==> design.v <==
module  cordic_sin_cos
#(    
    parameter PIPELINE  = 16                         
)
(
    input                               clk,
    input                               rst_n,
    input       signed  [31:0]          angle,       
    input                               pre_vaild,
    output  reg signed  [31:0]          sin, 
    output  reg signed  [31:0]          cos,
    output  reg                         post_vaild
); 
wire signed [31:0]  angle_array[15:0];
assign angle_array[0]  = 32'sd2949120;     
assign angle_array[1]  = 32'sd1740992;     
assign angle_array[2]  = 32'sd919872;      
assign angle_array[3]  = 32'sd466944;      
assign angle_array[4]  = 32'sd234368;      
assign angle_array[5]  = 32'sd117312;      
assign angle_array[6]  = 32'sd58688;       
assign angle_array[7]  = 32'sd29312;       
assign angle_array[8]  = 32'sd14656;       
assign angle_array[9]  = 32'sd7360;        
assign angle_array[10] = 32'sd3648;        
assign angle_array[11] = 32'sd1856;	      
assign angle_array[12] = 32'sd896;         
assign angle_array[13] = 32'sd448;         
assign angle_array[14] = 32'sd256;         
assign angle_array[15] = 32'sd128;         
localparam K        = 32'h09b74;	   
reg signed  [31:0]  angle_map;
reg         [1:0]   site;
wire signed [15:0]  angle_t;
assign  angle_t = angle >>> 16;
always@(posedge clk or negedge rst_n)begin 
    if(!rst_n)begin
        angle_map   <=  0;
        site        <=  2'd1;
    end
    else    if((angle_t >= (-16'sd90))&&(angle_t <= 16'sd90))begin
        angle_map   <=  angle;
        site        <=  2'd1;
    end
    else    if(angle_t > 16'sd90 && angle_t <= 16'sd180)begin
        angle_map   <=  32'sd11796480 - angle;                   
        site        <=  2'd2;
    end
    else    begin
        angle_map   <=  -32'sd11796480 - angle;
        site        <=  2'd3;
    end
end   
reg signed 	[31:0] 		x[PIPELINE:0];
reg signed 	[31:0] 		y[PIPELINE:0];
reg signed 	[31:0] 		z[PIPELINE:0];
always@(posedge clk or negedge rst_n)begin
   if(!rst_n)begin
       x[0]    <=  32'sd0;
       y[0]    <=  32'sd0;
       z[0]    <=  32'sd0;
   end
   else    begin
       x[0]    <=   K;
       y[0]    <=   32'sd0;
       z[0]    <=   angle_map;
   end
end
genvar i;
generate
    for(i = 1;i < PIPELINE+1;i = i + 1)begin:cal_xyz
        always@(posedge clk or negedge rst_n)begin
            if(!rst_n)begin
                x[i]    <=  32'sd0;
                y[i]    <=  32'sd0;
                z[i]    <=  32'sd0;
            end
            else    if(z[i-1][31])begin
                x[i]    <=  x[i-1] + (y[i-1] >>> (i-1));
                y[i]    <=  y[i-1] - (x[i-1] >>> (i-1));
                z[i]    <=  z[i-1] + angle_array[i-1];
            end
            else    begin
                x[i]    <=  x[i-1] - (y[i-1] >>> (i-1));
                y[i]    <=  y[i-1] + (x[i-1] >>> (i-1));
                z[i]    <=  z[i-1] - angle_array[i-1];
            end
        end 
    end
endgenerate
reg     [PIPELINE+1:0]      vaild_r;
reg     [2*PIPELINE+1:0]    site_r;
always@(posedge clk or negedge rst_n)begin
    if(!rst_n)
        vaild_r <=  {(PIPELINE+2){1'b0}};
    else
        vaild_r <=  {vaild_r[PIPELINE:0],pre_vaild};
end
always@(posedge clk )begin
    site_r  <=  {site_r[2*PIPELINE-1:0],site};   
end
always@(posedge clk or negedge rst_n)begin
    if(!rst_n)
        post_vaild  <=  0;
    else
        post_vaild  <=  vaild_r[PIPELINE+1];
end
always@(posedge clk or negedge rst_n)begin
    if(!rst_n)begin
        sin <=  0;
        cos <=  0;
    end
    else    if(~vaild_r[PIPELINE+1])begin
        sin <=  0;
        cos <=  0;
    end
    else    begin
        case(site_r[2*PIPELINE+1:2*PIPELINE])
            2'd1:begin
                sin <=  y[PIPELINE];
                cos <=  x[PIPELINE];
            end
            2'd2:begin
                sin <=  y[PIPELINE];
                cos <=  ~x[PIPELINE] + 1;
            end
            2'd3:begin
                sin <=  y[PIPELINE];
                cos <=  ~x[PIPELINE] + 1;
            end      
            default:begin
                sin <=  y[PIPELINE];
                cos <=  x[PIPELINE];
            end
        endcase  
    end
end
endmodule
==> run.sh <==
#!/bin/bash
# the make line also repeats each setting of config.mk as NAME=value (left out here)
make -C /OpenROAD-flow-scripts/flow DESIGN_CONFIG=/design/flow/config.mk WORK_HOME=/design/flow/orfs CLKGATE_MAP_FILE= finish
==> config.mk <==
export PLATFORM = sky130hd
export DESIGN_NAME = cordic_sin_cos
export DESIGN_NICKNAME = cordic_sin_cos
export VERILOG_FILES = /design/flow/design.v
export SDC_FILE = /design/flow/constraint.sdc
export NUM_CORES = 4
export LEC_CHECK = 0
export CAP_MARGIN = 20
export CORE_MARGIN = 2
export CORE_UTILIZATION = 72
export CTS_CLUSTER_DIAMETER = 395
export SETUP_SLACK_MARGIN = 0.28
export SLEW_MARGIN = 20
==> constraint.sdc <==
create_clock -name core_clock -period 4.71 [get_ports {clk}]
set_input_delay 0.9420 -clock core_clock [delete_from_list [all_inputs] [get_ports {clk}]]
set_output_delay 0.9420 -clock core_clock [all_outputs]
set_load 0.01 [all_outputs]
==> results of run 1 <==
per-stage QoR:
| step | instance area [um2] | utilization [%] |
|---|---|---|
| 2_1_floorplan | 110000 | - |
| 5_1_grt | 124000 | 81.4 |
| 3_5_place_dp | 115000 | 75.7 |
| 4_1_cts | 121000 | 79.6 |
| 3_3_place_gp | 115000 | 75.7 |
| 6_report | 124000 | 81.4 |
metal layers:
metal,vias up,share of wire (%)
li1,44000,-
met1,46400,41
met2,4490,47
met3,1108,7.9
met4,4,4.4
met5,-,0.0087
area by class of cell:
cell class                 instances  area, um2
multi-input combinational       9828      72500
tap                             2030       2540
inverter                         513       1930
timing repair buffer             483       4120
sequential                      1477      36900
antenna                            4       10.0
clock buffer                     202       4390
clock inverter                    88       1080
fill                            9379      28200
what timing repair did:
action,CTS,global route
setup buffers,15,108
endpoints found under the setup margin,83,199
pin swaps,14,145
gates resized,80,409
==> flow_summary.ini, run 1 <==
; implementation run metrics
[outcome]
status = timing/DRC/antenna clean

[synth]
fp_nets = 13400
async_set_reset_flop_share_out_of_synthesis_pct = 98.8
synth.top_cells.by_count = sky130_fd_sc_hd__dfrtp_1 (1460), sky130_fd_sc_hd__ha_1 (1267), sky130_fd_sc_hd__a21oi_1 (1245)
synth_warnings = 4
ys_seq_share_pct = 33.6
synthesis.area_per_instance_um2 = 9.14
yosys-dominant-comb-family = AND-OR/OR-AND gates
synth.area.mux_share_pct = 0.999
yosys.cell_count.top_type = sky130_fd_sc_hd__dfrtp_1
ys_ff = 1477
simple_gate_share_pct = 14.4
yosysTopAreaCellShare_pct = 33.3
total_standard_cell_area_after_synthesis_um2 = 110000
syn_inst = 12000
ys_cells = 12000
post_synth_fa_ha_maj_area_fraction_pct = 15.2
edff_count_synth = 0
ys_dominant_reg_cell = sky130_fd_sc_hd__dfrtp_1
netlist.top_cell.by_area = sky130_fd_sc_hd__dfrtp_1
synth-area-yosys_um2 = 110000
synthAoiAreaFrac_pct = 19.6
ys_types = 93
area_leaders = sky130_fd_sc_hd__dfrtp_1 (33%), sky130_fd_sc_hd__ha_1 (14%), sky130_fd_sc_hd__xnor2_1 (9.2%), sky130_fd_sc_hd__a21oi_1 (5.7%), sky130_fd_sc_hd__xor2_1 (4.5%)
synthXorXnorAreaFrac_pct = 13.7

[global_route]
grt_usage_pct = 38.3
groute.layer.met2.usage_pct = 62.9
grt_util_met3_pct = 6.54
grt-ovfl-total = 0
grt_start_max_net_pins = 140
grtUsageMet1_pct = 50.4
grt_pass1_wl_mm = 488
gr-max-usage-layer = met2
grt_pass1_vias = 93700
antenna_violations_before_repair = 7

[finish]
final_nets = 13800
layoutNonFillerInstCount = 14600
layout-area-overhead-vs-synth_pct = 12.4

[final_timing]
clock.fmax_ghz = 0.225
worst_slew_margin_rel_pct = 32.5
worst_slew_pin_slew_ns = 0.998
timing.clock.skew_ns = 0.0343
rsz0062_at_grt = yes
worst_hold_slack_ns = 0.105
final.period_utilization_pct = 94.5
final-max-slew-violation-count = 0
setup_viol = 0
final_critical_path_setup_slack_ns = 0.260
fin_crit_ns = 4.45
timing.final.hold_violations = 0
totalNegativeSetupSlack_ns = 0

[clock_tree]
cts_buffers = 159
ctsRootBufferMaster = sky130_fd_sc_hd__clkbuf_16
clk_latency_ns = 0.81
path_clk_slew_ns = 0.06
clock_tree.buffer_depth = 3
tritoncts = built
cts_hold_buffers = 0
tritoncts_num_sinks = 1477
htree_levels = 4

[setup_path]
critPathMaxFanout = 4
cp_data_required_time_ns = 5.37
crit_path_max_incr_delay_ns = 0.56
timing.critical_path.buf_inv = 2
path_class = reg -> reg
worst_setup_path_start_kind = flip-flop
critical_path.startpoint = x[8][11]
rr_endpoint = y[9][29]
worst_ep_arrival_time_ns = 5.11
rrSetupSlack_ns = 0.26
timing.critical_path.depth = 18
critical_path.top_delay_family = simple AND/OR/NAND/NOR gates
regToRegStartpoint = x[8][11]
setup.worst_path.end_class = flip-flop
logic_depth_of_the_worst_register_to_register_path = 18
worstSetupEndpoint = y[9][29]
slowest_cell_on_the_critical_path = sky130_fd_sc_hd__a2111oi_0
path_cells = nor3_4 -> nand2b_1 -> nor4_2 -> nand2b_1 -> or4_4 -> nor3_2 -> nor2_1 -> xnor2_1 -> ha_1 -> a2111oi_0 -> nor2_1 -> a211oi_2 -> o31ai_1 -> buf_4 -> a311oi_4 -> buf_4 -> o21bai_4 -> xor2_1

[place]
io_buffer_count = 99
post-place-ws_ns = -0.144
place.gp.congestion = 0.978
placed_cells_incl_taps = 14200
dp_hpwl_mm = 230

[route]
drt_drc_violations_left = 0
wire_per_inst_um = 21.3
drt_first_iter_violations = 9661
wl_mm = 311
viasPerCell = 6.56
drt.antenna.violating_nets = 0
via_count = 96000
firstDrtPassIters = 9

[floorplan]
die_area_um2 = 156000
die_w_um = 395
fp_util_pct = 72.4
rows = 143
area_of_the_placeable_core_um2 = 152000
io-pin-count = 100
die_height_um = 395

[min_path]
hold_path.class = in -> async

[job]
maxCapViolations = 0
tool_warnings = 61
==> run 2: changes to the inputs <==
CAP_MARGIN = 40   (was 20)
CTS_CLUSTER_DIAMETER = unset   (was 395)
SETUP_SLACK_MARGIN = unset   (was 0.28)
clock period = 4.12 ns   (was 4.71 ns; I/O delays follow)
==> flow_summary.ini, run 2 <==
; implementation run metrics
[setup_path]
setup.worst_path.end_class = flip-flop
timing.critical_path.buf_inv = 2
slowest_cell_on_the_critical_path = sky130_fd_sc_hd__o21ai_0
timing.critical_path.depth = 17
regToRegStartpoint = y[8][8]
logic_depth_of_the_worst_register_to_register_path = 17
path_cells = buf_4 -> nor3_1 -> nor2_1 -> xor2_1 -> ha_1 -> o21ai_0 -> o21ai_0 -> a211oi_2 -> buf_4 -> a311oi_4 -> o2111ai_2 -> a21oi_2 -> o21ai_2 -> a31oi_2 -> a221o_1 -> a21oi_2 -> xnor2_2
rr_endpoint = x[9][31]
rrSetupSlack_ns = -1.25
worst_ep_arrival_time_ns = 6.12
crit_path_max_incr_delay_ns = 1.41
path_class = reg -> reg
cp_data_required_time_ns = 4.87
worstSetupEndpoint = x[9][31]
critical_path.startpoint = y[8][8]
critPathMaxFanout = 4
critical_path.top_delay_family = AND-OR/OR-AND gates
worst_setup_path_start_kind = flip-flop

[final_timing]
timing.final.hold_violations = 15
timing.clock.skew_ns = 0.0416
worst_slew_pin_slew_ns = 1.80
clock.fmax_ghz = 0.186
worst_hold_slack_ns = -0.116
final.period_utilization_pct = 130
worst_slew_margin_rel_pct = -21.0
final-max-slew-violation-count = 2
fin_crit_ns = 5.37
final_critical_path_setup_slack_ns = -1.25
setup_viol = 177
rsz0062_at_grt = yes

[synth]
ys_cells = 12000
yosys-dominant-comb-family = AND-OR/OR-AND gates
ys_types = 93
synth-area-yosys_um2 = 110000
total_standard_cell_area_after_synthesis_um2 = 110000
synthAoiAreaFrac_pct = 19.6
fp_nets = 13400
synth.top_cells.by_count = sky130_fd_sc_hd__dfrtp_1 (1460), sky130_fd_sc_hd__ha_1 (1267), sky130_fd_sc_hd__a21oi_1 (1245)
netlist.top_cell.by_area = sky130_fd_sc_hd__dfrtp_1
synth.area.mux_share_pct = 0.999
post_synth_fa_ha_maj_area_fraction_pct = 15.2
synthesis.area_per_instance_um2 = 9.14
synthXorXnorAreaFrac_pct = 13.7
yosysTopAreaCellShare_pct = 33.3
synth_warnings = 4
async_set_reset_flop_share_out_of_synthesis_pct = 98.8
edff_count_synth = 0
ys_ff = 1477
simple_gate_share_pct = 14.4
ys_seq_share_pct = 33.6
area_leaders = sky130_fd_sc_hd__dfrtp_1 (33%), sky130_fd_sc_hd__ha_1 (14%), sky130_fd_sc_hd__xnor2_1 (9.2%), sky130_fd_sc_hd__a21oi_1 (5.7%), sky130_fd_sc_hd__xor2_1 (4.5%)
ys_dominant_reg_cell = sky130_fd_sc_hd__dfrtp_1
syn_inst = 12000
yosys.cell_count.top_type = sky130_fd_sc_hd__dfrtp_1

[clock_tree]
cts_hold_buffers = 0
tritoncts = built
clock_tree.buffer_depth = 3
cts_buffers = 158
clk_latency_ns = 0.90
ctsRootBufferMaster = sky130_fd_sc_hd__clkbuf_16
htree_levels = 4
tritoncts_num_sinks = 1477
path_clk_slew_ns = 0.07

[route]
via_count = 109000
wire_per_inst_um = 24.8
wl_mm = 387
drt_first_iter_violations = 14000
firstDrtPassIters = 10
drt.antenna.violating_nets = 0
viasPerCell = 6.97
drt_drc_violations_left = 0

[place]
dp_hpwl_mm = 244
io_buffer_count = 99
place.gp.congestion = 0.997
post-place-ws_ns = -0.547

[job]
maxCapViolations = 1
tool_warnings = 50

[outcome]
status = finished with violations
so.violations = negative hold slack, max-capacitance violations, max-slew violations, negative setup slack

[floorplan]
fp_util_pct = 72.4
area_of_the_placeable_core_um2 = 152000
io-pin-count = 100
die_w_um = 395
die_area_um2 = 156000
die_height_um = 395
rows = 143

[finish]
layout-area-overhead-vs-synth_pct = 22.1
register_area_um2 = 36900
multiInputGateArea_um2 = 75200
post-route-util_pct = 88.4
fillers = 6971
final_nets = 14800

[global_route]
grt_pass1_wl_mm = 533
grt-ovfl-total = 0
grt_start_max_net_pins = 132
grt_pass1_vias = 103000
antenna_violations_before_repair = 34
grt_usage_pct = 42.0

[min_path]
hold_path.class = in -> async
[run 2: what timing repair did]
item | 4_1_cts | 5_1_grt
pin swaps | 124 | 516
setup endpoints to repair | 161 | 297
setup buffers | 61 | 200
gates resized | 263 | 854
[run 2: final cells by class]
type	instances	share of cell area, %
Antenna cell	17	0.0317
Clock buffer	229	3.53
Inverter	513	1.44
Multi-Input combinational cell	9828	56.1
Sequential cell	1477	27.5
Tap cell	2030	1.89
Clock inverter	62	0.679
Timing Repair Buffer	1474	8.81
[run 2: per-stage QoR]
step           cell area [um2]  setup TNS (ns)  cells  hold WS, ns
6_report                134000          -40.18  15600       -0.116
3_5_place_dp            121000          -17.13  15100        0.312
5_1_grt                 134000          -68.81  15600      -0.0353
3_3_place_gp            121000           -7.69  15100        0.310
4_1_cts                 129000          -0.648  15400       0.0105
2_1_floorplan           110000         -0.0176  12000        0.310
[run 2: per-layer routing]
metal	track usage [%]	routed length (um)	vias up	share of wire (%)
li1	-	-	46000	-
met1	52.6	136000	51500	35
met2	69.8	174000	8246	45
met3	7.98	43900	3221	11
met4	20.6	33000	44	8.5
met5	0	361	-	0.093
==> run 3: changes to the inputs <==
ABC_AREA = 1   (was unset)
CAP_MARGIN = 5   (was 40)
CORE_ASPECT_RATIO = 1.31   (was unset)
CORE_UTILIZATION = 29   (was 72)
CTS_CLUSTER_DIAMETER = 70   (was unset)
CTS_CLUSTER_SIZE = 94   (was unset)
GPL_ROUTABILITY_DRIVEN = 0   (was unset)
GPL_TIMING_DRIVEN = 0   (was unset)
HOLD_SLACK_MARGIN = -0.07   (was unset)
MAX_ROUTING_LAYER = met4   (was unset)
MIN_ROUTING_LAYER = met1   (was unset)
SETUP_SLACK_MARGIN = 1.01   (was unset)
SLEW_MARGIN = 35   (was 20)
TNS_END_PERCENT = 10   (was unset)
clock period = 7.34 ns   (was 4.12 ns; I/O delays follow)
==> flow_summary.ini, run 3 <==
; implementation run metrics
[setup_path]
path_class = reg -> reg
timing.critical_path.depth = 15
critPathMaxFanout = 27
setup.worst_path.end_class = flip-flop
cp_data_required_time_ns = 8.05
worst_path_most_repeated_cell = sky130_fd_sc_hd__nand2_1
slowest_cell_on_the_critical_path = sky130_fd_sc_hd__o21ai_0
timing.critical_path.buf_inv = 4
crit_path_max_incr_delay_ns = 0.76
worst_ep_arrival_time_ns = 5.67
worst_setup_path_start_kind = flip-flop
logic_depth_of_the_worst_register_to_register_path = 15
critical_path.top_delay_family = buffers and inverters
regToRegStartpoint = z[4][31]
rrSetupSlack_ns = 2.38
critical_path.startpoint = z[4][31]
worstSetupEndpoint = x[5][23]
path_cells = buf_2 -> clkinv_1 -> clkbuf_1 -> buf_2 -> o21ai_0 -> ha_1 -> nand3_1 -> nand2_1 -> nand2_1 -> nand2_1 -> nand3_1 -> nand2_1 -> nand2_1 -> nand2_1 -> xor2_1
rr_endpoint = x[5][23]

[global_route]
grt_pass1_wl_mm = 667
grt-ovfl-total = 0
grtUsageMet1_pct = 18.5
grt_pass1_vias = 123000
gr-max-usage-layer = met2
grt_usage_pct = 19.1
antenna_violations_before_repair = 4
groute.layer.met2.usage_pct = 34.7
grt_start_max_net_pins = 128
grt_util_met3_pct = 2.02

[floorplan]
die_w_um = 588
fp_util_pct = 29.1
die_height_um = 769
io-pin-count = 100
rows = 281
area_of_the_placeable_core_um2 = 446000
die_area_um2 = 452000

[min_path]
hold_path.class = reg -> reg
min-delay-start = site_r[29]
worst_hold_path.endpoint = site_r[31]
min_path_cells = 0

[final_timing]
final-max-slew-violation-count = 0
totalNegativeSetupSlack_ns = 0
fin_crit_ns = 4.96
setup_viol = 0
timing.clock.skew_ns = 0.120
clock.fmax_ghz = 0.202
rsz0062_at_grt = no
timing.final.hold_violations = 0
worst_slew_margin_rel_pct = 39.7
worst_slew_pin_slew_ns = 0.894
final.period_utilization_pct = 67.6

[job]
tool_warnings = 59
maxCapViolations = 0

[place]
io_buffer_count = 98
dp_hpwl_mm = 364
placed_cells_incl_taps = 24700

[synth]
yosysTopAreaCellShare_pct = 28.2
async_set_reset_flop_share_out_of_synthesis_pct = 98.8
ys_ff = 1477
synth-area-yosys_um2 = 130000
synth.top_cells.by_count = sky130_fd_sc_hd__nand2_1 (4758), sky130_fd_sc_hd__nor2_1 (2200), sky130_fd_sc_hd__inv_1 (1931)
simple_gate_share_pct = 28.8
post_synth_fa_ha_maj_area_fraction_pct = 12.9
syn_inst = 18700
area_leaders = sky130_fd_sc_hd__dfrtp_1 (28%), sky130_fd_sc_hd__nand2_1 (14%), sky130_fd_sc_hd__ha_1 (12%), sky130_fd_sc_hd__xor2_1 (7.9%), sky130_fd_sc_hd__a21oi_1 (6.6%)
yosys.cell_count.top_type = sky130_fd_sc_hd__nand2_1
synth_warnings = 4
edff_count_synth = 0
synthXorXnorAreaFrac_pct = 9.87
synth.area.mux_share_pct = 0
ys_cells = 18700
total_standard_cell_area_after_synthesis_um2 = 130000
netlist.top_cell.by_area = sky130_fd_sc_hd__dfrtp_1
synthAoiAreaFrac_pct = 14.0
ys_dominant_reg_cell = sky130_fd_sc_hd__dfrtp_1
synthesis.area_per_instance_um2 = 6.94
ys_types = 64
ys_seq_share_pct = 28.4
yosys-dominant-comb-family = simple AND/OR/NAND/NOR gates
fp_nets = 20000

[finish]
post-route-util_pct = 32.2
register_area_um2 = 36900
fillers = 48300
layoutNonFillerInstCount = 25000
layout-area-overhead-vs-synth_pct = 10.9
multiInputGateArea_um2 = 84900
final_nets = 20300

[clock_tree]
tritoncts_num_sinks = 1477
tritoncts = built
path_clk_slew_ns = 0.09
ctsResizeCount = 0
post-cts-setup-buffers = 0
clock_tree.buffer_depth = 4
htree_levels = 4
cts_buffers = 135
ctsRootBufferMaster = sky130_fd_sc_hd__clkbuf_16
clk_latency_ns = 0.92
cts_hold_buffers = 0

[route]
wire_per_inst_um = 17.3
via_count = 126000
viasPerCell = 5.03
drt.antenna.violating_nets = 0
firstDrtPassIters = 8
drt_first_iter_violations = 8826
drt_drc_violations_left = 0
wl_mm = 431

[outcome]
status = timing/DRC/antenna clean
-- run 3: cell type report --
class / count / area share (%)
inverters: 1944 / 5.08
well taps: 5943 / 5.17
repair buffers: 120 / 1.10
multi-input cells: 15100 / 59.1
diodes: 5 / 0.00870
flip-flops and latches: 1477 / 25.7
clock buffers: 143 / 2.44
plain buffers: 117 / 0.365
clock inverters: 100 / 1.10
-- run 3: metrics by stage --
step / hold WS (ns) / cell area [um2] / worst slack, ns
2_1_floorplan: 0.310 / 130000 / 3.73
3_3_place_gp: 0.314 / 138000 / -61.11
3_5_place_dp: 0.312 / 139000 / 2.55
4_1_cts: 0.329 / 144000 / 2.62
5_1_grt: 0.334 / 144000 / 2.32
6_report: 0.328 / 144000 / 2.38
-- run 3: layer usage --
layer	share of wire, %	vias up
met5	0	-
met4	9.3	0
met2	51	4010
met3	4.4	1585
met1	36	57600
li1	-	62400
==> run 4: changes to the inputs <==
ABC_AREA = unset   (was 1)
CAP_MARGIN = 20   (was 5)
CORE_ASPECT_RATIO = unset   (was 1.31)
CORE_UTILIZATION = 70   (was 29)
CTS_CLUSTER_DIAMETER = 31   (was 70)
CTS_CLUSTER_SIZE = unset   (was 94)
GPL_ROUTABILITY_DRIVEN = unset   (was 0)
GPL_TIMING_DRIVEN = unset   (was 0)
HOLD_SLACK_MARGIN = unset   (was -0.07)
MIN_ROUTING_LAYER = unset   (was met1)
SETUP_SLACK_MARGIN = -0.3   (was 1.01)
SLEW_MARGIN = 20   (was 35)
TNS_END_PERCENT = unset   (was 10)
clock period = 3.89 ns   (was 7.34 ns; I/O delays follow)
==> flow_summary.ini, run 4 <==
; generated from flow reports
[floorplan]
fp_util_pct = 70.4
die_height_um = 400
die_area_um2 = 160000
die_w_um = 400
area_of_the_placeable_core_um2 = 156000
rows = 145
io-pin-count = 100

[clock_tree]
clock_tree.buffer_depth = 4
ctsRootBufferMaster = sky130_fd_sc_hd__clkbuf_16
cts_buffers = 304
tritoncts_num_sinks = 1477
htree_levels = 5

[synth]
ys_types = 93
post_synth_fa_ha_maj_area_fraction_pct = 15.2
total_standard_cell_area_after_synthesis_um2 = 110000
syn_inst = 12000
synthAoiAreaFrac_pct = 19.6
synthesis.area_per_instance_um2 = 9.14
synth-area-yosys_um2 = 110000
async_set_reset_flop_share_out_of_synthesis_pct = 98.8
synthXorXnorAreaFrac_pct = 13.7
ys_seq_share_pct = 33.6
area_leaders = sky130_fd_sc_hd__dfrtp_1 (33%), sky130_fd_sc_hd__ha_1 (14%), sky130_fd_sc_hd__xnor2_1 (9.2%), sky130_fd_sc_hd__a21oi_1 (5.7%), sky130_fd_sc_hd__xor2_1 (4.5%)
simple_gate_share_pct = 14.4
yosys-dominant-comb-family = AND-OR/OR-AND gates
fp_nets = 13400
ys_dominant_reg_cell = sky130_fd_sc_hd__dfrtp_1
edff_count_synth = 0
netlist.top_cell.by_area = sky130_fd_sc_hd__dfrtp_1
synth.top_cells.by_count = sky130_fd_sc_hd__dfrtp_1 (1460), sky130_fd_sc_hd__ha_1 (1267), sky130_fd_sc_hd__a21oi_1 (1245)
yosys.cell_count.top_type = sky130_fd_sc_hd__dfrtp_1
ys_cells = 12000
ys_ff = 1477
yosysTopAreaCellShare_pct = 33.3
synth_warnings = 4
synth.area.mux_share_pct = 0.999

[outcome]
failing_step = 5_1_grt
status = aborted with a tool error

[place]
detailed_place.area_um2 = 127000
io_buffer_count = 99
post-place-ws_ns = -0.703
place.gp.congestion = 1.06
dp_hpwl_mm = 251
-- run 4: what timing repair did --
item                       4_1_cts
hold endpoints to repair        92
gates resized                  219
hold buffers                     1
pin swaps                       68
setup buffers                   36
gates cloned                     0
setup endpoints to repair      135
-- run 4: metrics by stage --
stage	hold slack (ns)	std cells
after floorplan	0.310	12000
after CTS	0.323	16300
after detailed placement	0.315	15800
after global placement	0.313	15800
==> run 5: changes to the inputs <==
ABC_AREA = 0   (was unset)
CORE_UTILIZATION = 72   (was 70)
CTS_CLUSTER_DIAMETER = 397   (was 31)
CTS_CLUSTER_SIZE = 100   (was unset)
MAX_ROUTING_LAYER = unset   (was met4)
SETUP_SLACK_MARGIN = unset   (was -0.3)
TNS_END_PERCENT = 5   (was unset)
clock period = 2.9 ns   (was 3.89 ns; I/O delays follow)
==> flow_summary.ini, run 5 <==
; generated from flow reports
[outcome]
failing_step = 5_1_grt
status = aborted with a tool error
first-error = [ERROR GRT-0116] Global routing finished with congestion. Check the congestion regions in the DRC Viewer.

[floorplan]
fp_util_pct = 72.4
area_of_the_placeable_core_um2 = 152000
die_area_um2 = 156000
die_height_um = 395
die_w_um = 395
io-pin-count = 100
rows = 143

[global_route]
grt-ovfl-total = 2304
grt_usage_pct = 89.8

[synth]
synthXorXnorAreaFrac_pct = 13.7
fp_nets = 13400
simple_gate_share_pct = 14.4
total_standard_cell_area_after_synthesis_um2 = 110000
synthesis.area_per_instance_um2 = 9.14
yosys.cell_count.top_type = sky130_fd_sc_hd__dfrtp_1
synth-area-yosys_um2 = 110000
ys_cells = 12000
edff_count_synth = 0
yosysTopAreaCellShare_pct = 33.3
area_leaders = sky130_fd_sc_hd__dfrtp_1 (33%), sky130_fd_sc_hd__ha_1 (14%), sky130_fd_sc_hd__xnor2_1 (9.2%), sky130_fd_sc_hd__a21oi_1 (5.7%), sky130_fd_sc_hd__xor2_1 (4.5%)
ys_ff = 1477
ys_types = 93
netlist.top_cell.by_area = sky130_fd_sc_hd__dfrtp_1
ys_seq_share_pct = 33.6
async_set_reset_flop_share_out_of_synthesis_pct = 98.8
synth_warnings = 4
syn_inst = 12000
synthAoiAreaFrac_pct = 19.6
yosys-dominant-comb-family = AND-OR/OR-AND gates
synth.area.mux_share_pct = 0.999
synth.top_cells.by_count = sky130_fd_sc_hd__dfrtp_1 (1460), sky130_fd_sc_hd__ha_1 (1267), sky130_fd_sc_hd__a21oi_1 (1245)
post_synth_fa_ha_maj_area_fraction_pct = 15.2
ys_dominant_reg_cell = sky130_fd_sc_hd__dfrtp_1

[clock_tree]
clock_tree.buffer_depth = 3
ctsRootBufferMaster = sky130_fd_sc_hd__clkbuf_16
tritoncts_num_sinks = 1477
htree_levels = 1
cts_buffers = 18

[place]
dp_hpwl_mm = 325
io_buffer_count = 99
place.gp.congestion = 1.09
run 5: per-stage QoR:
stage	instances	cell area (um2)	util, %	setup WS, ns
after CTS	17900	147000	96.7	-1.46
after detailed placement	17800	143000	94.1	-1.78
after global placement	17800	143000	94.1	-1.58
after floorplan	12000	111000	-	-1.10
run 5: layer usage:
| layer | GRT overflow | global-route usage [%] |
|---|---|---|
| met2 | 1344 | 102 |
| met4 | 817 | 95.8 |
| met5 | 12 | 53.8 |
| met1 | 41 | 87.1 |
| met3 | 90 | 78.7 |
run 5: what timing repair did:
item	CTS
setup buffers	139
endpoints found under the hold margin	52
resized	530
pin swaps	274
hold buffers	1
setup endpoints to repair	863
==> run 6: changes to the inputs <==
ABC_AREA = unset   (was 0)
CAP_MARGIN = 40   (was 20)
CORE_ASPECT_RATIO = 0.97   (was unset)
CORE_UTILIZATION = 38   (was 72)
CTS_CLUSTER_DIAMETER = 169   (was 397)
CTS_CLUSTER_SIZE = 11   (was 100)
GPL_TIMING_DRIVEN = 1   (was unset)
MAX_ROUTING_LAYER = met4   (was unset)
MIN_ROUTING_LAYER = met2   (was unset)
PLACE_DENSITY_LB_ADDON = 0.26   (was unset)
SETUP_SLACK_MARGIN = -0.35   (was unset)
TNS_END_PERCENT = unset   (was 5)
clock period = 4.21 ns   (was 2.9 ns; I/O delays follow)
==> flow_summary.ini, run 6 <==
; implementation run metrics
[outcome]
status = finished with violations
so.violations = negative setup slack

[route]
drt_drc_violations_left = 0
drt_first_iter_violations = 18400
firstDrtPassIters = 10
wl_mm = 309
wire_per_inst_um = 18.0
via_count = 129000
viasPerCell = 7.50
drt.antenna.violating_nets = 0

[synth]
synthAoiAreaFrac_pct = 19.6
area_leaders = sky130_fd_sc_hd__dfrtp_1 (33%), sky130_fd_sc_hd__ha_1 (14%), sky130_fd_sc_hd__xnor2_1 (9.2%), sky130_fd_sc_hd__a21oi_1 (5.7%), sky130_fd_sc_hd__xor2_1 (4.5%)
async_set_reset_flop_share_out_of_synthesis_pct = 98.8
post_synth_fa_ha_maj_area_fraction_pct = 15.2
yosys-dominant-comb-family = AND-OR/OR-AND gates
ys_cells = 12000
ys_types = 93
synth.area.mux_share_pct = 0.999
yosysTopAreaCellShare_pct = 33.3
ys_ff = 1477
synthesis.area_per_instance_um2 = 9.14
synth_warnings = 4
simple_gate_share_pct = 14.4
netlist.top_cell.by_area = sky130_fd_sc_hd__dfrtp_1
synthXorXnorAreaFrac_pct = 13.7
total_standard_cell_area_after_synthesis_um2 = 110000
synth.top_cells.by_count = sky130_fd_sc_hd__dfrtp_1 (1460), sky130_fd_sc_hd__ha_1 (1267), sky130_fd_sc_hd__a21oi_1 (1245)
ys_seq_share_pct = 33.6
syn_inst = 12000
edff_count_synth = 0
fp_nets = 13400
yosys.cell_count.top_type = sky130_fd_sc_hd__dfrtp_1
ys_dominant_reg_cell = sky130_fd_sc_hd__dfrtp_1
synth-area-yosys_um2 = 110000

[setup_path]
timing.critical_path.buf_inv = 2
worst_setup_path_start_kind = flip-flop
slowest_cell_on_the_critical_path = sky130_fd_sc_hd__or4_4
critical_path.top_delay_family = AND-OR/OR-AND gates
rr_endpoint = x[6][30]
critical_path.startpoint = y[5][8]
setup.worst_path.end_class = flip-flop
worst_path_most_repeated_cell = sky130_fd_sc_hd__o21ai_1
rrSetupSlack_ns = -0.28
regToRegStartpoint = y[5][8]
worst_ep_arrival_time_ns = 5.22
cp_data_required_time_ns = 4.95
worstSetupEndpoint = x[6][30]
logic_depth_of_the_worst_register_to_register_path = 18
crit_path_max_incr_delay_ns = 0.57
critPathMaxFanout = 3
path_cells = or4_4 -> nor3b_2 -> buf_4 -> a21oi_1 -> xor2_1 -> ha_1 -> or4_4 -> nor3_2 -> o21ai_1 -> a221o_2 -> o2bb2ai_2 -> o41ai_2 -> buf_4 -> o21ai_2 -> o41ai_4 -> o21ai_1 -> o21ai_1 -> xnor2_1
path_class = reg -> reg
timing.critical_path.depth = 18

[final_timing]
final_critical_path_setup_slack_ns = -0.278
final.period_utilization_pct = 107
worst_slew_pin_slew_ns = 0.880
timing.final.hold_violations = 0
worst_hold_slack_ns = 0.0205
setup_viol = 43
rsz0062_at_grt = yes
clock.fmax_ghz = 0.223
final-max-slew-violation-count = 0
worst_slew_margin_rel_pct = 41.0
timing.clock.skew_ns = 0.0946
fin_crit_ns = 4.49

[clock_tree]
ctsRootBufferMaster = sky130_fd_sc_hd__clkbuf_16
tritoncts_num_sinks = 1477
path_clk_slew_ns = 0.06
htree_levels = 4
cts_buffers = 160
clk_latency_ns = 0.88
tritoncts = built
cts_hold_buffers = 0
clock_tree.buffer_depth = 4

[floorplan]
die_area_um2 = 293000
area_of_the_placeable_core_um2 = 288000
io-pin-count = 100
die_height_um = 534
die_w_um = 550
fp_util_pct = 38.2
rows = 194

[finish]
layoutNonFillerInstCount = 17200
final_area_um2 = 130000
post-route-util_pct = 45.1
fillers = 28300
final_nets = 14700
layout-area-overhead-vs-synth_pct = 18.3

[place]
place.gp.congestion = 1.00
placed_cells_incl_taps = 17000
dp_hpwl_mm = 238
post-place-ws_ns = -0.535
io_buffer_count = 99
detailed_place.area_um2 = 125000

[global_route]
grt-ovfl-total = 0
grt_start_max_net_pins = 101
grt_usage_pct = 32.5
antenna_violations_before_repair = 0
grt_pass1_wl_mm = 491
grt_pass1_vias = 138000

[min_path]
hold_path.class = in -> async

[job]
maxCapViolations = 0
tool_warnings = 46
-- run 6: per-stage QoR --
step,TNS (ns)
2_1_floorplan,-0.130
3_3_place_gp,-6.35
3_5_place_dp,-6.90
4_1_cts,-6.87
5_1_grt,-50.10
6_report,-2.37
-- run 6: final cells by class --
| type | count | area (um2) | area share [%] |
|---|---|---|---|
| multi-input cells | 9828 | 71100 | 54.7 |
| flip-flops and latches | 1477 | 36900 | 28.4 |
| repair buffers | 1394 | 11100 | 8.52 |
| well taps | 3822 | 4780 | 3.68 |
| clock buffers | 184 | 4090 | 3.15 |
| inverters | 513 | 1930 | 1.48 |
| clock inverters | 6 | 88.8 | 0.0684 |
| diodes | 12 | 30.0 | 0.0231 |
-- run 6: timing repair --
item | in CTS | in global routing
endpoints found under the setup margin | 0 | 129
endpoints found under the hold margin | 0 | 0
resized | 0 | 162
buffers inserted | 0 | 14
-- run 6: metal layers --
layer  global-route usage [%]  share of wire [%]  vias up
li1                         -                  -    45300
met1                        -                  0    47400
met2                     38.0                 52    33900
met3                     42.5                 41     2662
met4                     3.74                6.9        0
met5                        -                  0        -
==> run 7: changes to the inputs <==
CAP_MARGIN = 20   (was 40)
CELL_PAD_IN_SITES_GLOBAL_PLACEMENT = 2   (was unset)
CORE_ASPECT_RATIO = 1.86   (was 0.97)
CORE_MARGIN = 8   (was 2)
CORE_UTILIZATION = 70   (was 38)
CTS_CLUSTER_DIAMETER = unset   (was 169)
CTS_CLUSTER_SIZE = 90   (was 11)
GPL_TIMING_DRIVEN = 0   (was 1)
MIN_ROUTING_LAYER = unset   (was met2)
PLACE_DENSITY_LB_ADDON = unset   (was 0.26)
SETUP_SLACK_MARGIN = unset   (was -0.35)
SLEW_MARGIN = 15   (was 20)
clock period = 7.92 ns   (was 4.21 ns; I/O delays follow)
==> flow_summary.ini, run 7 <==
; generated from flow reports
[outcome]
status = aborted with a tool error
failing_step = 3_1_place_gp_skip_io
first-error = [ERROR GPL-0301] Utilization 120.719 % exceeds 100%.

[floorplan]
die_area_um2 = 170000
area_of_the_placeable_core_um2 = 156000
die_height_um = 556
fp_util_pct = 70.4
rows = 198
die_w_um = 306

[synth]
ys_ff = 1477
fp_nets = 13400
yosysTopAreaCellShare_pct = 33.3
edff_count_synth = 0
synthAoiAreaFrac_pct = 19.6
syn_inst = 12000
ys_dominant_reg_cell = sky130_fd_sc_hd__dfrtp_1
area_leaders = sky130_fd_sc_hd__dfrtp_1 (33%), sky130_fd_sc_hd__ha_1 (14%), sky130_fd_sc_hd__xnor2_1 (9.2%), sky130_fd_sc_hd__a21oi_1 (5.7%), sky130_fd_sc_hd__xor2_1 (4.5%)
async_set_reset_flop_share_out_of_synthesis_pct = 98.8
ys_cells = 12000
netlist.top_cell.by_area = sky130_fd_sc_hd__dfrtp_1
synth.area.mux_share_pct = 0.999
synthXorXnorAreaFrac_pct = 13.7
synth.top_cells.by_count = sky130_fd_sc_hd__dfrtp_1 (1460), sky130_fd_sc_hd__ha_1 (1267), sky130_fd_sc_hd__a21oi_1 (1245)
yosys.cell_count.top_type = sky130_fd_sc_hd__dfrtp_1
total_standard_cell_area_after_synthesis_um2 = 110000
simple_gate_share_pct = 14.4
ys_seq_share_pct = 33.6
synth_warnings = 4
yosys-dominant-comb-family = AND-OR/OR-AND gates
synthesis.area_per_instance_um2 = 9.14
synth-area-yosys_um2 = 110000
ys_types = 93
post_synth_fa_ha_maj_area_fraction_pct = 15.2
==> run 8: changes to the inputs <==
ABC_AREA = 1   (was unset)
CAP_MARGIN = 5   (was 20)
CORE_UTILIZATION = 64   (was 70)
GPL_ROUTABILITY_DRIVEN = 0   (was unset)
HOLD_SLACK_MARGIN = -0.1   (was unset)
SETUP_SLACK_MARGIN = 0.43   (was unset)
clock period = 3.12 ns   (was 7.92 ns; I/O delays follow)
==> flow_summary.ini, run 8 <==
; generated from flow reports
[floorplan]
die_height_um = 630
rows = 225
fp_util_pct = 64.3
die_w_um = 346
area_of_the_placeable_core_um2 = 202000
die_area_um2 = 218000

[synth]
synth.area.mux_share_pct = 0
area_leaders = sky130_fd_sc_hd__dfrtp_1 (28%), sky130_fd_sc_hd__nand2_1 (14%), sky130_fd_sc_hd__ha_1 (12%), sky130_fd_sc_hd__xor2_1 (7.9%), sky130_fd_sc_hd__a21oi_1 (6.6%)
ys_dominant_reg_cell = sky130_fd_sc_hd__dfrtp_1
edff_count_synth = 0
syn_inst = 18700
simple_gate_share_pct = 28.8
ys_seq_share_pct = 28.4
ys_ff = 1477
synth-area-yosys_um2 = 130000
ys_types = 64
yosys.cell_count.top_type = sky130_fd_sc_hd__nand2_1
ys_cells = 18700
synth.top_cells.by_count = sky130_fd_sc_hd__nand2_1 (4758), sky130_fd_sc_hd__nor2_1 (2200), sky130_fd_sc_hd__inv_1 (1931)
synth_warnings = 4
yosys-dominant-comb-family = simple AND/OR/NAND/NOR gates
yosysTopAreaCellShare_pct = 28.2
post_synth_fa_ha_maj_area_fraction_pct = 12.9
async_set_reset_flop_share_out_of_synthesis_pct = 98.8
fp_nets = 20000
synthAoiAreaFrac_pct = 14.0
synthXorXnorAreaFrac_pct = 9.87
netlist.top_cell.by_area = sky130_fd_sc_hd__dfrtp_1
synthesis.area_per_instance_um2 = 6.94
total_standard_cell_area_after_synthesis_um2 = 130000

[outcome]
failing_step = 3_1_place_gp_skip_io
first-error = [ERROR GPL-0301] Utilization 125.926 % exceeds 100%.
status = aborted with a tool error
==> run 9: changes to the inputs <==
ABC_AREA = 0   (was 1)
CAP_MARGIN = 15   (was 5)
CELL_PAD_IN_SITES_GLOBAL_PLACEMENT = unset   (was 2)
CORE_ASPECT_RATIO = 1.31   (was 1.86)
CORE_MARGIN = 2   (was 8)
CORE_UTILIZATION = 70   (was 64)
CTS_CLUSTER_DIAMETER = 138   (was unset)
CTS_CLUSTER_SIZE = 17   (was 90)
GPL_ROUTABILITY_DRIVEN = unset   (was 0)
GPL_TIMING_DRIVEN = 1   (was 0)
HOLD_SLACK_MARGIN = 0.29   (was -0.1)
MAX_ROUTING_LAYER = met5   (was met4)
MIN_ROUTING_LAYER = met1   (was unset)
SETUP_SLACK_MARGIN = -0.36   (was 0.43)
SLEW_MARGIN = 20   (was 15)
clock period = 3.78 ns   (was 3.12 ns; I/O delays follow)
==> flow_summary.ini, run 9 <==
; implementation run metrics
[final_timing]
timing.final.hold_violations = 0
worst_slew_margin_rel_pct = -11.6
final-max-slew-violation-count = 5
worst_slew_pin_slew_ns = 1.66
clock.fmax_ghz = 0.200
rsz0062_at_grt = yes
setup_viol = 402
final_critical_path_setup_slack_ns = -1.22
timing.clock.skew_ns = 0.0474
fin_crit_ns = 5.00
final.period_utilization_pct = 132
worst_hold_slack_ns = 0.309

[place]
dp_hpwl_mm = 269
detailed_place.area_um2 = 131000
place.gp.congestion = 1.05
io_buffer_count = 99
post-place-ws_ns = -0.854

[route]
viasPerCell = 6.64
drt.antenna.violating_nets = 0
wire_per_inst_um = 23.4
firstDrtPassIters = 9
drt_first_iter_violations = 11800
via_count = 111000
drt_drc_violations_left = 0
wl_mm = 390

[setup_path]
cp_data_required_time_ns = 4.48
crit_path_max_incr_delay_ns = 1.28
worst_setup_path_start_kind = flip-flop
timing.critical_path.buf_inv = 2
regToRegStartpoint = x[8][9]
slowest_cell_on_the_critical_path = sky130_fd_sc_hd__xnor2_1
path_class = reg -> reg
rr_endpoint = y[9][26]
logic_depth_of_the_worst_register_to_register_path = 16
worst_ep_arrival_time_ns = 5.70
timing.critical_path.depth = 16
critPathMaxFanout = 5
critical_path.top_delay_family = AND-OR/OR-AND gates
critical_path.startpoint = x[8][9]
path_cells = buf_4 -> nor3_1 -> a21oi_1 -> xnor2_1 -> ha_1 -> o21ai_0 -> nand2b_1 -> o21ai_0 -> buf_4 -> o21ai_1 -> o211ai_1 -> a31oi_4 -> o211ai_1 -> a21oi_1 -> nor2_1 -> xnor2_1
setup.worst_path.end_class = flip-flop
rrSetupSlack_ns = -1.22
worstSetupEndpoint = y[9][26]

[floorplan]
die_height_um = 457
die_w_um = 350
die_area_um2 = 160000
rows = 166
io-pin-count = 100
fp_util_pct = 70.4
area_of_the_placeable_core_um2 = 156000

[clock_tree]
htree_levels = 3
ctsRootBufferMaster = sky130_fd_sc_hd__clkbuf_16
clk_latency_ns = 0.81
clock_tree.buffer_depth = 3
path_clk_slew_ns = 0.09
tritoncts_num_sinks = 1477
cts_buffers = 96
tritoncts = built

[synth]
netlist.top_cell.by_area = sky130_fd_sc_hd__dfrtp_1
synthAoiAreaFrac_pct = 19.6
yosysTopAreaCellShare_pct = 33.3
post_synth_fa_ha_maj_area_fraction_pct = 15.2
ys_dominant_reg_cell = sky130_fd_sc_hd__dfrtp_1
ys_seq_share_pct = 33.6
fp_nets = 13400
edff_count_synth = 0
synth.top_cells.by_count = sky130_fd_sc_hd__dfrtp_1 (1460), sky130_fd_sc_hd__ha_1 (1267), sky130_fd_sc_hd__a21oi_1 (1245)
ys_cells = 12000
ys_types = 93
ys_ff = 1477
area_leaders = sky130_fd_sc_hd__dfrtp_1 (33%), sky130_fd_sc_hd__ha_1 (14%), sky130_fd_sc_hd__xnor2_1 (9.2%), sky130_fd_sc_hd__a21oi_1 (5.7%), sky130_fd_sc_hd__xor2_1 (4.5%)
synth_warnings = 4
syn_inst = 12000
synth.area.mux_share_pct = 0.999
async_set_reset_flop_share_out_of_synthesis_pct = 98.8
total_standard_cell_area_after_synthesis_um2 = 110000
synthesis.area_per_instance_um2 = 9.14
synthXorXnorAreaFrac_pct = 13.7
synth-area-yosys_um2 = 110000
yosys.cell_count.top_type = sky130_fd_sc_hd__dfrtp_1
yosys-dominant-comb-family = AND-OR/OR-AND gates
simple_gate_share_pct = 14.4

[global_route]
grt_start_max_net_pins = 97
grt-ovfl-total = 0
grt_usage_pct = 43.6
grt_pass1_wl_mm = 558
grt_pass1_vias = 109000
antenna_violations_before_repair = 23

[outcome]
status = finished with violations
so.violations = max-capacitance violations, max-slew violations, negative setup slack

[finish]
register_area_um2 = 36900
fillers = 7285
layout-area-overhead-vs-synth_pct = 26.4
multiInputGateArea_um2 = 74500
final_area_um2 = 139000
final_nets = 15900

[job]
maxCapViolations = 2
tool_warnings = 46

[min_path]
worst_hold_path.endpoint = site_r[33]
hold_path.class = reg -> reg
min_path_cells = 0
min-delay-start = site_r[31]
## run 9: stage by stage
step	util (%)	cells	setup TNS (ns)
after CTS	86.7	16600	-60.67
after global routing	89.0	16600	-185.40
final	89.0	16700	-118.62
after floorplan	-	12000	-17.97
after global placement	84.1	16400	-67.17
after detailed placement	84.1	16400	-95.83
## run 9: what timing repair did
item | in CTS | in global routing
endpoints found under the setup margin | 146 | 262
hold buffers | 1 | 0
resized | 246 | 661
setup buffers | 43 | 130
pin swaps | 104 | 408
endpoints found under the hold margin | 59 | 0
gates cloned | 0 | 1
## run 9: cell type report
class | count | area share, %
Inverter | 513 | 1.39
Timing Repair Buffer | 2600 | 14.7
Antenna cell | 12 | 0.0216
Sequential cell | 1477 | 26.6
Clock buffer | 119 | 1.83
Tap cell | 2100 | 1.89
Multi-Input combinational cell | 9828 | 53.6
Clock inverter | 3 | 0.0243
## run 9: layer usage
layer	routed length, um	part of all wire [%]	track usage (%)
met5	306	0.078	0
met3	36000	9.2	8.63
met4	41200	11	34.7
met2	183000	47	75.0
met1	130000	33	46.3
==> run 10: changes to the inputs <==
ABC_AREA = unset   (was 0)
CAP_MARGIN = 5   (was 15)
CORE_ASPECT_RATIO = unset   (was 1.31)
CORE_UTILIZATION = 72   (was 70)
CTS_CLUSTER_DIAMETER = 83   (was 138)
CTS_CLUSTER_SIZE = unset   (was 17)
GPL_TIMING_DRIVEN = unset   (was 1)
HOLD_SLACK_MARGIN = unset   (was 0.29)
MAX_ROUTING_LAYER = unset   (was met5)
MIN_ROUTING_LAYER = unset   (was met1)
SETUP_SLACK_MARGIN = -0.39   (was -0.36)
clock period = 3.92 ns   (was 3.78 ns; I/O delays follow)
==> flow_summary.ini, run 10 <==
; implementation run metrics
[final_timing]
clock.fmax_ghz = 0.197
rsz0062_at_grt = yes
fin_crit_ns = 5.09
final_critical_path_setup_slack_ns = -1.17
final-max-slew-violation-count = 0
totalNegativeSetupSlack_ns = -69.98
setup_viol = 295
timing.final.hold_violations = 0
timing.clock.skew_ns = 0.0455
worst_slew_pin_slew_ns = 0.991
final.period_utilization_pct = 130
worst_slew_margin_rel_pct = 33.9

[floorplan]
die_height_um = 395
rows = 143
fp_util_pct = 72.4
die_w_um = 395
area_of_the_placeable_core_um2 = 152000
die_area_um2 = 156000
io-pin-count = 100

[synth]
synthAoiAreaFrac_pct = 19.6
edff_count_synth = 0
ys_cells = 12000
total_standard_cell_area_after_synthesis_um2 = 110000
synth.area.mux_share_pct = 0.999
ys_ff = 1477
synth-area-yosys_um2 = 110000
simple_gate_share_pct = 14.4
fp_nets = 13400
synth.top_cells.by_count = sky130_fd_sc_hd__dfrtp_1 (1460), sky130_fd_sc_hd__ha_1 (1267), sky130_fd_sc_hd__a21oi_1 (1245)
synthXorXnorAreaFrac_pct = 13.7
synthesis.area_per_instance_um2 = 9.14
yosys.cell_count.top_type = sky130_fd_sc_hd__dfrtp_1
yosys-dominant-comb-family = AND-OR/OR-AND gates
netlist.top_cell.by_area = sky130_fd_sc_hd__dfrtp_1
ys_seq_share_pct = 33.6
area_leaders = sky130_fd_sc_hd__dfrtp_1 (33%), sky130_fd_sc_hd__ha_1 (14%), sky130_fd_sc_hd__xnor2_1 (9.2%), sky130_fd_sc_hd__a21oi_1 (5.7%), sky130_fd_sc_hd__xor2_1 (4.5%)
yosysTopAreaCellShare_pct = 33.3
ys_types = 93
post_synth_fa_ha_maj_area_fraction_pct = 15.2
synth_warnings = 4
async_set_reset_flop_share_out_of_synthesis_pct = 98.8
ys_dominant_reg_cell = sky130_fd_sc_hd__dfrtp_1
syn_inst = 12000

[finish]
final_nets = 15200
layout-area-overhead-vs-synth_pct = 22.1
fillers = 7208

[clock_tree]
ctsRootBufferMaster = sky130_fd_sc_hd__clkbuf_16
cts_hold_buffers = 0
tritoncts_num_sinks = 1477
clk_latency_ns = 0.83
cts_buffers = 159
clock_tree.buffer_depth = 3
tritoncts = built
htree_levels = 4
path_clk_slew_ns = 0.07

[setup_path]
rr_endpoint = y[6][31]
cp_data_required_time_ns = 4.63
timing.critical_path.buf_inv = 3
critPathMaxFanout = 5
critical_path.top_delay_family = AND-OR/OR-AND gates
slowest_cell_on_the_critical_path = sky130_fd_sc_hd__xor2_1
timing.critical_path.depth = 18
worst_path_most_repeated_cell = sky130_fd_sc_hd__o21ai_0
crit_path_max_incr_delay_ns = 0.65
path_cells = inv_1 -> ha_2 -> nand2b_1 -> buf_4 -> o21ai_0 -> xor2_1 -> ha_1 -> o21a_1 -> o21ai_0 -> a31oi_1 -> o21ai_0 -> a21oi_1 -> o211ai_1 -> buf_4 -> nand3_2 -> a31o_2 -> a21oi_2 -> xnor2_1
rrSetupSlack_ns = -1.17
worstSetupEndpoint = y[6][31]
critical_path.startpoint = x[5][6]
worst_setup_path_start_kind = flip-flop
regToRegStartpoint = x[5][6]
worst_ep_arrival_time_ns = 5.80
logic_depth_of_the_worst_register_to_register_path = 18
setup.worst_path.end_class = flip-flop
path_class = reg -> reg

[place]
dp_hpwl_mm = 252
io_buffer_count = 99
post-place-ws_ns = -0.689
place.gp.congestion = 1.02

[job]
maxCapViolations = 0
tool_warnings = 51

[global_route]
grt-ovfl-total = 0
grt_usage_pct = 44.0
grt_pass1_vias = 107000
groute.layer.met2.usage_pct = 73.1
grt_pass1_wl_mm = 557
grt_start_max_net_pins = 123
grt_util_met3_pct = 9.43
gr-max-usage-layer = met2
antenna_violations_before_repair = 12
grtUsageMet1_pct = 53.5

[outcome]
status = finished with violations
so.violations = negative setup slack

[route]
firstDrtPassIters = 10
viasPerCell = 6.72
wire_per_inst_um = 22.9
drt.antenna.violating_nets = 0
drt_first_iter_violations = 13600
drt_drc_violations_left = 0
via_count = 107000
wl_mm = 366

[min_path]
hold_path.class = in -> async
-- run 10: per-stage QoR --
step / cell area [um2] / instances / utilization [%] / hold slack [ns]
after floorplan: 110000 / 12000 / - / 0.310
after global placement: 126000 / 15600 / 82.8 / 0.310
after detailed placement: 126000 / 15600 / 82.8 / 0.316
after CTS: 132000 / 15900 / 86.9 / 0.0591
after global routing: 134000 / 16000 / 88.4 / 0.0861
final: 134000 / 16000 / 88.4 / 0.0683
-- run 10: cell type report --
type                            count  area, um2  share of cell area, %
Multi-Input combinational cell   9828      72600                   54.1
Clock buffer                      199       4380                   3.27
Antenna cell                        3       7.51                0.00560
Sequential cell                  1477      36900                   27.5
Inverter                          513       1930                   1.44
Tap cell                         2030       2540                   1.89
Timing Repair Buffer             1829      14300                   10.7
Clock inverter                     99       1450                   1.08
-- run 10: layer usage --
layer  wire length (um)  vias to the layer above
li1                   -                    46700
met1             133000                    51200
met2             169000                     7124
met3              37000                     2315
met4              26300                        8
met5                 35                        -
-- run 10: repair_timing --
action / CTS / global route
pin swaps: 26 / 175
resized: 82 / 411
buffers inserted: 12 / 50
setup endpoints to repair: 68 / 227
==> run 11: changes to the inputs <==
ABC_AREA = 1   (was unset)
CAP_MARGIN = 20   (was 5)
CELL_PAD_IN_SITES_GLOBAL_PLACEMENT = 2   (was unset)
CORE_ASPECT_RATIO = 1.86   (was unset)
CORE_MARGIN = 8   (was 2)
CORE_UTILIZATION = 64   (was 72)
CTS_CLUSTER_DIAMETER = unset   (was 83)
CTS_CLUSTER_SIZE = 90   (was unset)
GPL_TIMING_DRIVEN = 0   (was unset)
MAX_ROUTING_LAYER = met4   (was unset)
SETUP_SLACK_MARGIN = unset   (was -0.39)
SLEW_MARGIN = 15   (was 20)
clock period = 7.92 ns   (was 3.92 ns; I/O delays follow)
==> flow_summary.ini, run 11 <==
; generated from flow reports
[outcome]
first-error = [ERROR GPL-0301] Utilization 125.830 % exceeds 100%.
failing_step = 3_1_place_gp_skip_io
status = aborted with a tool error

[synth]
post_synth_fa_ha_maj_area_fraction_pct = 12.9
total_standard_cell_area_after_synthesis_um2 = 130000
synthAoiAreaFrac_pct = 14.0
area_leaders = sky130_fd_sc_hd__dfrtp_1 (28%), sky130_fd_sc_hd__nand2_1 (14%), sky130_fd_sc_hd__ha_1 (12%), sky130_fd_sc_hd__xor2_1 (7.9%), sky130_fd_sc_hd__a21oi_1 (6.6%)
syn_inst = 18700
yosys.cell_count.top_type = sky130_fd_sc_hd__nand2_1
yosysTopAreaCellShare_pct = 28.2
synthXorXnorAreaFrac_pct = 9.87
simple_gate_share_pct = 28.8
ys_ff = 1477
synth.area.mux_share_pct = 0
ys_dominant_reg_cell = sky130_fd_sc_hd__dfrtp_1
yosys-dominant-comb-family = simple AND/OR/NAND/NOR gates
ys_seq_share_pct = 28.4
synth_warnings = 4
synth-area-yosys_um2 = 130000
async_set_reset_flop_share_out_of_synthesis_pct = 98.8
ys_types = 64
synthesis.area_per_instance_um2 = 6.94
netlist.top_cell.by_area = sky130_fd_sc_hd__dfrtp_1
ys_cells = 18700
fp_nets = 20000
synth.top_cells.by_count = sky130_fd_sc_hd__nand2_1 (4758), sky130_fd_sc_hd__nor2_1 (2200), sky130_fd_sc_hd__inv_1 (1931)
edff_count_synth = 0

[floorplan]
rows = 225
die_height_um = 630
die_area_um2 = 218000
fp_util_pct = 64.3
die_w_um = 346
area_of_the_placeable_core_um2 = 202000
==> run 12: changes to the inputs <==
ABC_AREA = unset   (was 1)
CELL_PAD_IN_SITES_GLOBAL_PLACEMENT = unset   (was 2)
CORE_ASPECT_RATIO = unset   (was 1.86)
CORE_MARGIN = 2   (was 8)
CORE_UTILIZATION = 70   (was 64)
CTS_CLUSTER_SIZE = 25   (was 90)
GPL_TIMING_DRIVEN = unset   (was 0)
MAX_ROUTING_LAYER = unset   (was met4)
SLEW_MARGIN = 20   (was 15)
clock period = 3.89 ns   (was 7.92 ns; I/O delays follow)
==> flow_summary.ini, run 12 <==
; generated from flow reports
[clock_tree]
cts_buffers = 159
ctsRootBufferMaster = sky130_fd_sc_hd__clkbuf_16
htree_levels = 4
tritoncts_num_sinks = 1477
clock_tree.buffer_depth = 3

[synth]
ys_seq_share_pct = 33.6
synthAoiAreaFrac_pct = 19.6
synth.area.mux_share_pct = 0.999
ys_types = 93
synth_warnings = 4
synthXorXnorAreaFrac_pct = 13.7
edff_count_synth = 0
area_leaders = sky130_fd_sc_hd__dfrtp_1 (33%), sky130_fd_sc_hd__ha_1 (14%), sky130_fd_sc_hd__xnor2_1 (9.2%), sky130_fd_sc_hd__a21oi_1 (5.7%), sky130_fd_sc_hd__xor2_1 (4.5%)
synthesis.area_per_instance_um2 = 9.14
total_standard_cell_area_after_synthesis_um2 = 110000
yosys.cell_count.top_type = sky130_fd_sc_hd__dfrtp_1
fp_nets = 13400
async_set_reset_flop_share_out_of_synthesis_pct = 98.8
syn_inst = 12000
yosysTopAreaCellShare_pct = 33.3
simple_gate_share_pct = 14.4
netlist.top_cell.by_area = sky130_fd_sc_hd__dfrtp_1
ys_cells = 12000
ys_ff = 1477
ys_dominant_reg_cell = sky130_fd_sc_hd__dfrtp_1
synth-area-yosys_um2 = 110000
post_synth_fa_ha_maj_area_fraction_pct = 15.2
synth.top_cells.by_count = sky130_fd_sc_hd__dfrtp_1 (1460), sky130_fd_sc_hd__ha_1 (1267), sky130_fd_sc_hd__a21oi_1 (1245)
yosys-dominant-comb-family = AND-OR/OR-AND gates

[place]
dp_hpwl_mm = 252
io_buffer_count = 99
detailed_place.area_um2 = 126000
place.gp.congestion = 1.01
placed_cells_incl_taps = 15700
post-place-ws_ns = -0.504

[floorplan]
area_of_the_placeable_core_um2 = 156000
die_w_um = 400
rows = 145
die_area_um2 = 160000
io-pin-count = 100
die_height_um = 400
fp_util_pct = 70.4

[outcome]
failing_step = 5_1_grt
status = aborted with a tool error
-- run 12: metrics by stage --
step / util [%] / hold WS (ns)
3_5_place_dp: 80.9 / 0.313
3_3_place_gp: 80.9 / 0.311
4_1_cts: 87.5 / 0.329
2_1_floorplan: - / 0.310
-- run 12: repair_timing --
action	in CTS
endpoints found under the setup margin	256
setup buffers	221
endpoints found under the hold margin	37
cloned	1
resized	664
hold buffers	1
pin swaps	440
==> run 13: changes to the inputs <==
CTS_CLUSTER_SIZE = 32   (was 25)
SETUP_SLACK_MARGIN = 1.23   (was unset)
clock period = 4.71 ns   (was 3.89 ns; I/O delays follow)
==> flow_summary.ini, run 13 <==
; generated from flow reports
[synth]
synthXorXnorAreaFrac_pct = 13.7
synthesis.area_per_instance_um2 = 9.14
synth.area.mux_share_pct = 0.999
yosysTopAreaCellShare_pct = 33.3
async_set_reset_flop_share_out_of_synthesis_pct = 98.8
netlist.top_cell.by_area = sky130_fd_sc_hd__dfrtp_1
area_leaders = sky130_fd_sc_hd__dfrtp_1 (33%), sky130_fd_sc_hd__ha_1 (14%), sky130_fd_sc_hd__xnor2_1 (9.2%), sky130_fd_sc_hd__a21oi_1 (5.7%), sky130_fd_sc_hd__xor2_1 (4.5%)
ys_dominant_reg_cell = sky130_fd_sc_hd__dfrtp_1
edff_count_synth = 0
fp_nets = 13400
ys_cells = 12000
synthAoiAreaFrac_pct = 19.6
simple_gate_share_pct = 14.4
total_standard_cell_area_after_synthesis_um2 = 110000
synth.top_cells.by_count = sky130_fd_sc_hd__dfrtp_1 (1460), sky130_fd_sc_hd__ha_1 (1267), sky130_fd_sc_hd__a21oi_1 (1245)
yosys-dominant-comb-family = AND-OR/OR-AND gates
post_synth_fa_ha_maj_area_fraction_pct = 15.2
synth-area-yosys_um2 = 110000
yosys.cell_count.top_type = sky130_fd_sc_hd__dfrtp_1
synth_warnings = 4
ys_ff = 1477
ys_types = 93
ys_seq_share_pct = 33.6
syn_inst = 12000

[floorplan]
die_area_um2 = 160000
io-pin-count = 100
die_w_um = 400
fp_util_pct = 70.4
die_height_um = 400
area_of_the_placeable_core_um2 = 156000
rows = 145

[global_route]
grt-ovfl-total = 95
grt_usage_pct = 68.1

[clock_tree]
ctsRootBufferMaster = sky130_fd_sc_hd__clkbuf_16
clock_tree.buffer_depth = 3
cts_buffers = 157
htree_levels = 4
tritoncts_num_sinks = 1477

[place]
dp_hpwl_mm = 235
io_buffer_count = 99
post-place-ws_ns = 0.202
place.gp.congestion = 0.980

[outcome]
status = aborted with a tool error
first-error = [ERROR GRT-0232] Routing congestion too high. Check the congestion heatmap in the GUI.
failing_step = 5_1_grt
[run 13: per-layer routing]
| metal | overflow | GRT usage (%) |
|---|---|---|
| met5 | 1 | 35.8 |
| met1 | 8 | 69.5 |
| met3 | 12 | 52.3 |
| met2 | 43 | 85.4 |
| met4 | 31 | 60.1 |
[run 13: metrics by stage]
| stage | util (%) | instances | instance area [um2] |
|---|---|---|---|
| 4_1_cts | 86.7 | 15400 | 135000 |
| 3_5_place_dp | 74.2 | 14100 | 116000 |
| 3_3_place_gp | 74.2 | 14100 | 116000 |
| 2_1_floorplan | - | 12000 | 112000 |
[run 13: repair_timing]
item / 4_1_cts
setup endpoints to repair: 554
hold buffers: 0
gates resized: 1526
cloned: 5
pin swaps: 1071
buffers inserted: 952
